## design_5
module design_5 #(parameter width = 8, parameter cwidth =4)(
  input [width-1:0] OPA, OPB,
  input CLK, RST, CE, MODE, CIN,
  input [1:0] INP_VALID,
  input [cwidth-1:0] CMD,
  output reg [2*width:0] RES,
  output reg OFLOW,
  output reg COUT,
  output reg G,
  output reg L,
  output reg E,
  output reg ERR
);
Size: roughly 1400 cells after synthesis, roughly 46 flip-flops, roughly 11000 um^2 of cells after synthesis.
clock: 8.75 ns
lec_check: 0
cap_margin: 20
cell_pad_in_sites_detail_placement: 0
core_aspect_ratio: 1.03
core_margin: 2
core_utilization: 17
gpl_routability_driven: 0
gpl_timing_driven: 0
hold_slack_margin: -0.08
max_routing_layer: met4
min_routing_layer: met2
place_density: 0.37
setup_slack_margin: -0.55
slew_margin: 40
tns_end_percent: 40
run.sh (not shown) runs the stock make flow with config.mk's settings and CLKGATE_MAP_FILE=.
The baseline completed, yet does not pass: negative setup slack.
Then changed:
Settings changed: CELL_PAD_IN_SITES_DETAIL_PLACEMENT 0 to not set, CORE_ASPECT_RATIO 1.03 to not set, CORE_UTILIZATION 17 to 64, GPL_ROUTABILITY_DRIVEN 0 to not set, GPL_TIMING_DRIVEN 0 to not set, HOLD_SLACK_MARGIN -0.08 to not set, MAX_ROUTING_LAYER met4 to not set, MIN_ROUTING_LAYER met2 to not set, PLACE_DENSITY 0.37 to not set, SETUP_SLACK_MARGIN -0.55 to not set, SLEW_MARGIN 40 to 20, TNS_END_PERCENT 40 to not set.
Clock period 8.75 ns to 6.3 ns, I/O delays scaled along.
Outcome:
- The new run produced a layout that fails on negative setup slack
- total power increases by 57%
- die area drops by about 70%
- utilization is higher by 57 points
- sequential share of layout area shrinks by 0.14 points
Then changed:
Settings changed: CORE_UTILIZATION 64 to 59.
Clock period 6.3 ns to 4.2 ns, I/O delays scaled along.
Result: The new run finished but fails on negative setup slack. Core utilization goes up by 3.4 points. Count of clock-buffer cells in the layout shrinks by 1. Final cell count came out higher by 9.3%. Die area rose by 8.2%. Combinational power goes up by 88%. Worst setup slack gets worse by 1.4 ns.

Setup of red:
The RTL this note starts from:
==> flow/design.v <==
module design_5 #(parameter width = 8, parameter cwidth =4)(
  input [width-1:0] OPA, OPB,
  input CLK, RST, CE, MODE, CIN,
  input [1:0] INP_VALID,
  input [cwidth-1:0] CMD,
  output reg [2*width:0] RES,
  output reg OFLOW,
  output reg COUT,
  output reg G,
  output reg L,
  output reg E,
  output reg ERR
);
reg [2*width:0] temp;
reg [2*width:0] next_RES;
reg next_COUT, next_OFLOW, next_G, next_L, next_E, next_ERR;
localparam CMD_ADD = 4'b0000;
localparam CMD_SUB = 4'b0001;
localparam CMD_ADD_CIN = 4'b0010;
localparam CMD_SUB_CIN = 4'b0011;
localparam CMD_EGL = 4'b1000;
localparam CMD_INC_MUL = 4'b1001;
localparam CMD_SHIFT_MUL = 4'b1010;
localparam CMD_SI_UNSI_ADD = 4'b1011;
localparam CMD_SI_UNSI_SUB = 4'b1100;
localparam CMD_INC_A = 4'b0100;
localparam CMD_DEC_A = 4'b0101;
localparam CMD_INC_B = 4'b0110;
localparam CMD_DEC_B = 4'b0111;
localparam CMD_AND = 4'b0000;
localparam CMD_NAND = 4'b0001;
localparam CMD_OR = 4'b0010;
localparam CMD_NOR = 4'b0011;
localparam CMD_XOR = 4'b0100;
localparam CMD_XNOR = 4'b0101;
localparam CMD_ROL_A_B = 4'b1100;
localparam CMD_ROR_A_B = 4'b1101;
localparam CMD_NOT_A = 4'b0110;
localparam CMD_SHR1_A = 4'b1000;
localparam CMD_SHLI_A = 4'b1001;
localparam CMD_NOT_B = 4'b0111;
localparam CMD_SHR1_B = 4'b1010;
localparam CMD_SHL1_B = 4'b1011;
wire [2:0] amount;
assign amount = OPB[2:0];
always@(posedge CLK or posedge RST)
begin
    if(RST)begin
        next_RES <= 'b0;
        next_COUT <= 1'b0;
        next_OFLOW <= 1'b0;
        next_G <= 1'b0;
        next_E <= 1'b0;
        next_L <= 1'b0;
        next_ERR <= 1'b0;
    end
    else if(CE)
    begin
        if(INP_VALID == 2'b00)
        begin
            next_RES <= 'b0;
            next_COUT <= 1'b0;
            next_OFLOW <= 1'b0;
            next_G <= 1'b0;
            next_E <= 1'b0;
            next_L <= 1'b0;
            next_ERR <= 1'b0;
        end
        else if(INP_VALID ==2'b11)
        begin
            next_RES <= 'b0;
            next_COUT <= 1'b0;
            next_OFLOW <= 1'b0;
            next_G <= 1'b0;
            next_E <= 1'b0;
            next_L <= 1'b0;
            next_ERR <= 1'b0;
            if(MODE)begin
                case(CMD)
                    CMD_ADD:
                    begin
                        temp = OPA + OPB;
                        next_RES <= temp;
                        next_COUT <= temp[width];
                    end
                    CMD_SUB:
                    begin
                        next_OFLOW <= (OPA<OPB)?1'b1:1'b0;
                        next_RES <= OPA-OPB;
                    end
                    CMD_ADD_CIN:
                    begin
                        temp = OPA + OPB + CIN;
                        next_RES <= temp;
                        next_COUT <= temp[width];
                    end
                    CMD_SUB_CIN:
                    begin
                        next_OFLOW <= (OPA<OPB)?1'b1:1'b0;
                        next_RES <= OPA-OPB-CIN;
                    end
                    CMD_EGL:
                    begin
                        next_RES <= 'b0;
                        if(OPA==OPB)
                        begin
                            next_E <= 1'b1;
                            next_G <= 1'b0;
                            next_L <= 1'b0;
                        end
                        else if(OPA>OPB)
                        begin
                            next_E <= 1'b0;
                            next_G <= 1'b1;
                            next_L <= 1'b0;
                        end
                        else
                        begin
                            next_E <= 1'b0;
                            next_G <= 1'b0;
                            next_L <= 1'b1;
                        end
                    end
                    CMD_INC_MUL:
                    begin
                        temp = (OPA+1) * (OPB+1);
                        next_RES <= temp;
                        next_COUT <= temp[2*width];
                    end
                    CMD_SHIFT_MUL:
                    begin
                        temp =(OPA<<1)*OPB;
                        next_RES <= temp;
                        next_COUT <= temp[2*width];
                    end
                    CMD_SI_UNSI_ADD:
                    begin
                        temp = $signed(OPA) + $signed(OPB);
                        next_RES <= temp;
                        next_COUT <= temp[width];
                        next_OFLOW <= ((OPA[width-1] == OPB[width-1]) && (temp[width-1] != OPA[width-1])) ? 1'b1 : 1'b0;
                        if($signed(OPA)==$signed(OPB))
                        begin
                            next_E <= 1'b1;
                            next_G <= 1'b0;
                            next_L <= 1'b0;
                        end
                        else if($signed(OPA)>$signed(OPB))
                        begin
                            next_E <= 1'b0;
                            next_G <= 1'b1;
                            next_L <= 1'b0;
                        end
                        else
                        begin
                            next_E <= 1'b0;
                            next_G <= 1'b0;
                            next_L <= 1'b1;
                        end
                    end
                    CMD_SI_UNSI_SUB:
                    begin
                        temp = $signed(OPA) - $signed(OPB);
                        next_RES<= temp;
                        next_COUT <= temp[width];
                       next_OFLOW <= ((OPA[width-1] != OPB[width-1]) && (temp[width-1] != OPA[width-1])) ? 1'b1 : 1'b0;
                        if($signed(OPA) == $signed(OPB))
                        begin
                            next_E <= 1'b1;
                            next_G <= 1'b0;
                            next_L <= 1'b0;
                        end
                        else if($signed(OPA) > $signed(OPB))
                        begin
                            next_E <= 1'b0;
                            next_G <= 1'b1;
                            next_L <= 1'b0;
                        end
                        else
                        begin
                            next_E <= 1'b0;
                            next_G <= 1'b0;
                            next_L <= 1'b1;
                        end
                    end
                    default:
                    begin
                        next_RES <= 'b0;
                        next_COUT <= 1'b0;
                        next_OFLOW <= 1'b0;
                        next_G <= 1'b0;
                        next_E <= 1'b0;
                        next_L <= 1'b0;
                        next_ERR <= 1'b0;
                    end
                endcase
            end
            else begin
                case(CMD)
                    CMD_AND:next_RES <= {{width*2-(width-1){1'b0}},OPA&OPB};
                    CMD_NAND:next_RES <= {{width*2-(width-1){1'b0}},~(OPA&OPB)};
                    CMD_OR:next_RES <= {{width*2-(width-1){1'b0}},OPA|OPB};
                    CMD_NOR:next_RES <= {{width*2-(width-1){1'b0}},~(OPA|OPB)};
                    CMD_XOR:next_RES <= {{width*2-(width-1){1'b0}},OPA^OPB};
                    CMD_XNOR:next_RES <= {{width*2-(width-1){1'b0}},~(OPA^OPB)};
                    CMD_ROL_A_B:
                    begin
                        if (amount == 0)
                            next_RES <= {{width*2-(width-1){1'b0}}, OPA};
                        else
                            next_RES <= {{width*2-(width){1'b0}}, (OPA << amount) | (OPA >> (width - amount))};
                        next_ERR <= (width > 3 && |OPB[width-1:3]) ? 1'b1 : 1'b0;
                    end
                    CMD_ROR_A_B:
                    begin
                        if (amount == 0)
                            next_RES <= {{width*2-(width-1){1'b0}}, OPA};
                        else
                            next_RES <= {{width*2-(width-1){1'b0}}, (OPA >> amount) | (OPA << (width - amount))};
                        next_ERR <= (width > 3 && |OPB[width-1:3]) ? 1'b1 : 1'b0;
                    end
                    default:
                    begin
                        next_RES <='b0;
                        next_COUT <= 1'b0;
                        next_OFLOW <= 1'b0;
                        next_G <= 1'b0;
                        next_E <= 1'b0;
                        next_L <= 1'b0;
                        next_ERR <= 1'b0;
                    end
                endcase
            end
        end
        else if(INP_VALID == 2'b01)
        begin
            next_RES <=  'b0;
            next_COUT <= 1'b0;
            next_OFLOW <= 1'b0;
            next_G <= 1'b0;
            next_E <= 1'b0;
            next_L <= 1'b0;
            next_ERR <= 1'b0;
            if(MODE)begin
                case(CMD)
                    CMD_INC_A:next_RES <= OPA+1;
                    CMD_DEC_A:next_RES <= OPA-1;
                    default:
                    begin
                        next_RES <= 'b0;
                        next_COUT <= 1'b0;
                        next_OFLOW <= 1'b0;
                        next_G <= 1'b0;
                        next_E <= 1'b0;
                        next_L <= 1'b0;
                        next_ERR <= 1'b0;
                    end
                endcase
            end
            else begin
                case(CMD)
                    CMD_NOT_A:next_RES <= {{width*2-(width-1){1'b0}},~OPA};
                    CMD_SHR1_A:next_RES <= {{width*2-(width-1){1'b0}},OPA>>1};
                    CMD_SHLI_A:next_RES <= {{width*2-(width-1){1'b0}},OPA<<1};
                    default:
                    begin
                        next_RES <= 'b0;
                        next_COUT <= 1'b0;
                        next_OFLOW <= 1'b0;
                        next_G <= 1'b0;
                        next_E <= 1'b0;
                        next_L <= 1'b0;
                        next_ERR <= 1'b0;
                    end
                endcase
            end
        end
        else if(INP_VALID == 2'b10)
            begin
                next_RES <= 'b0;
                next_COUT <= 1'b0;
                next_OFLOW <= 1'b0;
                next_G <= 1'b0;
                next_E <= 1'b0;
                next_L <= 1'b0;
                next_ERR <= 1'b0;
                if(MODE) begin
                    case(CMD)
                        CMD_INC_B: next_RES <= OPB + 1;
                        CMD_DEC_B: next_RES <= OPB - 1;
                        default:
                        begin
                            next_RES <= 'b0;
                            next_COUT <= 1'b0;
                            next_OFLOW <= 1'b0;
                            next_G <= 1'b0;
                            next_E <= 1'b0;
                            next_L <= 1'b0;
                            next_ERR <= 1'b0;
                        end
                    endcase
                end
                else begin
                    case(CMD)
                        CMD_NOT_B:next_RES <= {{width*2-(width-1){1'b0}},~OPB};
                        CMD_SHR1_B:next_RES <= {{width*2-(width-1){1'b0}},OPB>>1};
                        CMD_SHL1_B:next_RES <= {{width*2-(width-1){1'b0}},OPB<<1};
                        default:
                        begin
                            next_RES <= 'b0;
                            next_COUT <= 1'b0;
                            next_OFLOW <= 1'b0;
                            next_G <= 1'b0;
                            next_E <= 1'b0;
                            next_L <= 1'b0;
                            next_ERR <= 1'b0;
                        end
                    endcase
                end
        end
    end
end
always @(posedge CLK or posedge RST) begin
    if(RST) begin
        RES <= 'b0;
        COUT <= 1'b0;
        OFLOW <= 1'b0;
        G <= 1'b0;
        E <= 1'b0;
        L <= 1'b0;
        ERR <= 1'b0;
    end else if (CE) begin
        RES <= next_RES;
        COUT <= next_COUT;
        OFLOW <= next_OFLOW;
        G <= next_G;
        L <= next_L;
        E <= next_E;
        ERR <= next_ERR;
    end
end
endmodule
clock: 5.97 ns
lec_check: 0
cap_margin: 20
core_margin: 2
core_utilization: 69
cts_cluster_diameter: 31
cts_cluster_size: 50
hold_slack_margin: -0.09
slew_margin: 20
red -> stages 100% | layout checks FAIL | capacitance limit, slew limit, setup timing
What blue does differently from red at the input level:
Settings: CTS_CLUSTER_SIZE removed (was 50); CTS_CLUSTER_DIAMETER removed (was 31); CORE_UTILIZATION changed from 69 to 56; HOLD_SLACK_MARGIN removed (was -0.09); the clock period (ns, I/O delays scaled along) changed from 5.97 to 7.57.
[summary]
- blue has completed all stages; timing, DRC and antenna checks passed.
- red → blue: total power went down by about 40%, number of stages on the worst setup path went up by 4.8%, final worst clock skew went down by 0.0060 ns.
- The width of the die in blue sits 11% above the value recorded for red.
- Compared with red, in blue cell area has decreased; max-cap check violation count went down by 1; vertical die size grew by about 11%.
Changes in green relative to blue:
Settings: changing CORE_UTILIZATION from 56 to 40; setting CELL_PAD_IN_SITES_GLOBAL_PLACEMENT to 3 for the first time; setting GPL_TIMING_DRIVEN to 0 for the first time; changing the clock period (ns, I/O delays scaled along) from 7.57 to 8.0.
==> results <==
- green completed every stage of the flow, and the final layout passed the timing, DRC and antenna checks.
- Looking at clock network contribution to total cell area, green sits 0.16 points above blue.
- The final area of green is higher than that of blue.
- Of green and blue, blue shows the lower width of the die, with green above it.
- Going from blue to green, the portion of total power attributed to the clock network was found to have gone up by 0.6 points.
- Compared with blue, in green standard-cell row count went up by 10, final instance count without filler cells went up by 132, global-route usage went down by 6.4 points, area growth from synthesis to final layout went up by 3.1 points.
- Compared with blue, green degrades wire length of the first global-routing pass.
- Cmp green vs blue: detailed placer's ending HPWL higher in green
Here is what was changed in the inputs of orange compared with green.
Settings: CTS_CLUSTER_DIAMETER: unset -> 378; GPL_TIMING_DRIVEN: 0 -> unset; CORE_ASPECT_RATIO: unset -> 1.95; TNS_END_PERCENT: unset -> 5; CELL_PAD_IN_SITES_GLOBAL_PLACEMENT: 3 -> 2; ABC_AREA: unset -> 1; CORE_UTILIZATION: 40 -> 26; CTS_CLUSTER_SIZE: unset -> 17; PLACE_DENSITY: unset -> 0.39.
--- outcome ---
- orange: final cell count without fillers 29% above green
- Lower met1 demand-to-capacity share in global routing goes to orange over green.
- Of orange and green, it is orange that has the lower combinational fraction of the cell area.
- Looking at orange and green, the sequential share of cell area is a wash.
- The detailed-placement wirelength estimate in orange was higher than what green gave.
- Compared with green, in orange number of antenna violations at the first check in global routing shows an increase of 1; fraction of area in non-clock buffers shows a reduction of 0.67 points; final standard cell utilization of the core shows a reduction of 16 points; synthesized cell count shows an increase of 389.
Inputs modified between orange and purple:
Settings: changing CORE_ASPECT_RATIO from 1.95 to 0.5; removing PLACE_DENSITY (formerly 0.39); changing CORE_UTILIZATION from 26 to 40; changing ABC_AREA from 1 to 0.
- Looking at instance count of the mapped netlist, purple sits 389 lower than orange does.
- Diff orange -> purple | via count of the first global-routing pass | decrease of 1262
- purple vs orange on area after synthesis: purple is the higher one.
- Arrival time at the worst endpoint: purple vs orange up 0.10 ns
- Between purple and orange, the Yosys chip area is higher for purple.
- As far as relative area of clock buffers and inverters in the final design is concerned, orange and purple perform about the same.
- orange fits on a die that is larger than the die of purple.
- The start point of the critical path comes out OPB[1] in one run and OPA[1] in the other, namely in orange and purple respectively.
Power is estimated from default activity; no workload was simulated.
